==> inputs of run a <==
==> flow/design.v <==
module processor(
input   clk,
input   rst,
input   inst_valid,
input   [63:0] p_rdata,
output  reg [31:0] p_wdata,
output  reg done
    );
parameter IDLE = 0;
parameter INST = 1;
parameter ADD  = 2;
parameter SUB  = 3;
parameter MUL  = 4;
parameter TRAN = 5;
parameter DET  = 6;
parameter DONE = 7;
reg [2:0] state,n_state;
reg [4:0] inst;
reg  [6:0] A_0,A_1,A_2,A_3,B_0,B_1,B_2,B_3;
always@(posedge clk or posedge rst) begin
    if(rst) begin
        state <= 0;
    end
    else begin
        state <= n_state;
    end
end
always@(*) begin
    case(state)
    IDLE:begin
        n_state =(inst_valid == 1)? INST : IDLE; 
    end
    INST:begin
        case(inst)
            5'b00001:   n_state = ADD;
            5'b00010:   n_state = SUB;
            5'b00100:   n_state = MUL;
            5'b01000:   n_state = TRAN;
            5'b10000:   n_state = DET;
            default:     n_state = IDLE;
        endcase
    end
    ADD:begin
        n_state = DONE;
    end
    SUB:begin
        n_state = DONE;
    end
    MUL:begin
        n_state = DONE;
    end
    TRAN:begin
        n_state = DONE;
    end
    DET:begin
        n_state = DONE;
    end
    DONE:begin
        n_state = IDLE;
    end
    default:begin
        n_state = IDLE;
    end
    endcase
end
always@(posedge clk) begin
    case(state)
    IDLE:begin
         p_wdata <= 0;
         done    <= 0;
         inst <= (inst_valid == 1)? p_rdata[60:56] : 5'd0;
         A_0  <= (inst_valid == 1)? p_rdata[6:0] : 7'd0;
         A_1  <= (inst_valid == 1)? p_rdata[13:7] : 7'd0;
         A_2  <= (inst_valid == 1)? p_rdata[20:14] : 7'd0;
         A_3  <= (inst_valid == 1)? p_rdata[27:21] : 7'd0;
         B_0  <= (inst_valid == 1)? p_rdata[34:28] : 7'd0;
         B_1  <= (inst_valid == 1)? p_rdata[41:35] : 7'd0;
         B_2  <= (inst_valid == 1)? p_rdata[48:42] : 7'd0;
         B_3  <= (inst_valid == 1)? p_rdata[55:49] : 7'd0;
    end
    INST:begin
    end
    ADD:begin
        p_wdata[6:0]   <= A_0 + B_0;
        p_wdata[13:7]  <= A_1 + B_1;
        p_wdata[20:14] <= A_2 + B_2;
        p_wdata[27:21] <= A_3 + B_3;
        p_wdata[31:28] <= 4'd0;
        done <= 1;
    end
    SUB:begin
        p_wdata[6:0]   <= A_0 - B_0;
        p_wdata[13:7]  <= A_1 - B_1;
        p_wdata[20:14] <= A_2 - B_2;
        p_wdata[27:21] <= A_3 - B_3;
        p_wdata[31:28] <= 4'd0;
        done <= 1;
    end
    MUL:begin
        p_wdata[6:0]     <= (A_0 * B_0) + (A_1 * B_2);
        p_wdata[13:7]    <= (A_0 * B_1) + (A_1 * B_3);
        p_wdata[20:14]   <= (A_2 * B_0) + (A_3 * B_2);
        p_wdata[27:21]   <= (A_2 * B_1) + (A_3 * B_3);
        p_wdata[31:28] <= 4'd0;
        done <= 1;
    end
    TRAN:begin
        p_wdata[6:0]     <= A_0;
        p_wdata[13:7]    <= A_2;
        p_wdata[20:14]   <= A_1;
        p_wdata[27:21]   <= A_3; 
        p_wdata[31:28] <= 4'd0;
        done <= 1;
    end
    DET:begin
        p_wdata[6:0]     <= (A_0 * A_3) - (A_1 * A_2);
        p_wdata[31:6] <= 25'd0;
        done <= 1;
    end
    DONE:begin
        done <= 0;
    end
    default:begin
        p_wdata <= 0;
        done    <= 0;
    end
    endcase
end
endmodule
module controller(
input clk,
input rst,
input done,
input  [31:0] p_wdata,
input  [31:0] b_rdata,
output reg [31:0] b_wdata,
output [63:0] p_rdata,
output reg [31:0] addr,
output reg inst_valid,
output reg [3:0] we,
output reg en
    );
parameter bram_base_addr   = 32'h00000000;  
parameter result_base_addr   =  32'h00000000 ; 
parameter RESET_1     = 0;
parameter RESET_2     = 1;
parameter IDLE      = 2;
parameter R_BEGIN_1 = 3;
parameter R_BEGIN_2 = 4;
parameter READ_1    = 5;
parameter READ_2    = 6;
parameter READ_3    = 7;
parameter READ_4    = 8;
parameter WAIT      = 9;
parameter WRITE_1   = 10;
parameter WRITE_2   = 11;
reg [31:0] data1,data2;
reg start;
reg [3:0]  state,n_state;
reg [31:0] counter_r,counter_w;
reg [31:0] count,count_goal;
assign   p_rdata = {data2,data1};
always@(posedge clk or posedge rst) begin
    if(rst) begin
        state <= RESET_1;
    end
    else begin
        state <= n_state;
    end
end
always@(*) begin
    case(state)
        RESET_1:begin
            n_state = RESET_2;
        end
        RESET_2:begin
            n_state = (count == count_goal)? IDLE : RESET_2;
        end
        IDLE:begin
            n_state = (start)? READ_1 : R_BEGIN_1;
        end
        R_BEGIN_1:begin
             n_state = R_BEGIN_2;
        end
        R_BEGIN_2:begin
             n_state = IDLE;
        end
        READ_1:begin
            n_state = READ_2;
        end
        READ_2:begin
            n_state = READ_3;
        end
        READ_3:begin
            n_state = READ_4;
        end
        READ_4:begin
            n_state = WAIT;
        end
        WAIT:begin
            n_state = (done)? WRITE_1 : WAIT;
        end
        WRITE_1:begin
            n_state = WRITE_2;
        end
        WRITE_2:begin
            n_state = IDLE;
        end 
        default: begin
            n_state = IDLE;
        end 
    endcase
end
always@(posedge clk) begin
    case(state)
        RESET_1:begin
            inst_valid <= 0;
            counter_r    <= 32'd4;
            counter_w    <= 32'd40;
            addr       <= 0;
            we         <= 4'h0;
            en         <= 0;
            start      <= 0;
            data1      <= 0;
            data2      <= 0;
            count      <= 0;
            count_goal <=15; 
            b_wdata    <= 0;
        end 
        RESET_2:begin
            en         <= (count == count_goal)? 1:0;
            count      <= (count == count_goal)? 0 : count +1;
        end
        IDLE:begin
            addr <= (start)? bram_base_addr + counter_r : bram_base_addr;
            we   <= 0;
        end
        R_BEGIN_1:begin
             addr <= addr;
        end
        R_BEGIN_2:begin
              start <= (b_rdata[31] == 1)? 1:0;
        end
        READ_1:begin
            addr <= addr;
            counter_r <= counter_r + 32'd4;
        end
        READ_2:begin
            data1  <= b_rdata;
            addr <= bram_base_addr + counter_r;
        end
        READ_3:begin
            addr <= addr;
            counter_r <= counter_r + 32'd4;
        end
        READ_4:begin
            data2  <= b_rdata;
            counter_r <= counter_r + 32'd4;
        end
        WAIT:begin
            inst_valid <= 1;
            b_wdata    <= (done == 1)? p_wdata : 0;
        end
        WRITE_1:begin
            inst_valid <= 0;
            addr <= result_base_addr + counter_w;
            we   <= 4'hf;
        end
        WRITE_2:begin
            counter_w    <= counter_w + 32'd4;
            we   <= 4'hf;
            start <= 0;
        end 
        default: begin
            inst_valid <= 0;
            counter_r    <= 32'd4;
            counter_w    <= 32'd40;
            addr       <= 0;
            we         <= 4'h0;
            en         <= 0;
            start      <= 0;
            data1      <= 0;
            data2      <= 0;
            count      <= 0;
            count_goal <=15; 
            b_wdata    <= 0;
        end 
    endcase
end
endmodule
`timescale 1ns / 1ps
module top(
input clk,
input rst,
input  [31:0] b_rdata,
output [31:0] b_wdata,
output [31:0] addr,
output [3:0] we,
output en,
output rstout
    );
wire inst_valid;
wire [63:0] p_rdata;
wire [31:0] p_wdata;
wire done;
assign rstout = ~rst;
processor po(
        .clk(clk),
        .rst(rstout),
        .inst_valid(inst_valid),
        .p_rdata(p_rdata),
        .p_wdata(p_wdata),
        .done(done)
    );
controller co(
        .clk(clk),
        .rst(rstout),
        .done(done),
        .p_wdata(p_wdata),
        .b_rdata(b_rdata),
        .b_wdata(b_wdata),   
        .p_rdata(p_rdata),
        .addr(addr),
        .inst_valid(inst_valid),
        .we(we),
        .en(en)
    );
endmodule
==> flow/run.sh <==
#!/bin/bash
# the make line also repeats each setting of config.mk as NAME=value (left out here)
make -C /OpenROAD-flow-scripts/flow DESIGN_CONFIG=/design/flow/config.mk WORK_HOME=/design/flow/orfs CLKGATE_MAP_FILE= finish
==> flow/config.mk <==
export PLATFORM = sky130hd
export DESIGN_NAME = top
export DESIGN_NICKNAME = top
export VERILOG_FILES = /design/flow/design.v
export SDC_FILE = /design/flow/constraint.sdc
export NUM_CORES = 4
export LEC_CHECK = 0
export ABC_AREA = 0
export CAP_MARGIN = 20
export CORE_MARGIN = 2
export CORE_UTILIZATION = 61
export GPL_ROUTABILITY_DRIVEN = 1
export MAX_ROUTING_LAYER = met4
export SETUP_SLACK_MARGIN = 0.55
export SLEW_MARGIN = 20
==> flow/constraint.sdc <==
create_clock -name core_clock -period 3.11 [get_ports {clk}]
set_input_delay 0.6220 -clock core_clock [delete_from_list [all_inputs] [get_ports {clk}]]
set_output_delay 0.6220 -clock core_clock [all_outputs]
set_load 0.01 [all_outputs]
==> run b (differences from run a) <==
==> flow/config.mk (replaced) <==
export PLATFORM = sky130hd
export DESIGN_NAME = top
export DESIGN_NICKNAME = top
export VERILOG_FILES = /design/flow/design.v
export SDC_FILE = /design/flow/constraint.sdc
export NUM_CORES = 4
export LEC_CHECK = 0
export CAP_MARGIN = 20
export CORE_MARGIN = 2
export CORE_UTILIZATION = 68
export CTS_CLUSTER_DIAMETER = 379
export CTS_CLUSTER_SIZE = 25
export MAX_ROUTING_LAYER = met4
export SETUP_SLACK_MARGIN = 1.02
export SLEW_MARGIN = 20
export TNS_END_PERCENT = 5
==> flow/constraint.sdc (replaced) <==
create_clock -name core_clock -period 3.55 [get_ports {clk}]
set_input_delay 0.7100 -clock core_clock [delete_from_list [all_inputs] [get_ports {clk}]]
set_output_delay 0.7100 -clock core_clock [all_outputs]
set_load 0.01 [all_outputs]
==> summary of the runs <==
In run b the non-clock buffer count is lower than in run a, by 32.
Run b completed, yet does not pass: setup timing. Run a reached the layout checks and failed them: setup timing.
In run a the via count is higher than in run b, by 0.74%.
Between run b and run a, the lower power is in run b (gap about 30%, measured against run a).
Hold slack: run b is lower than run a (9.4 ps).
Power is estimated from default activity; no workload was simulated.
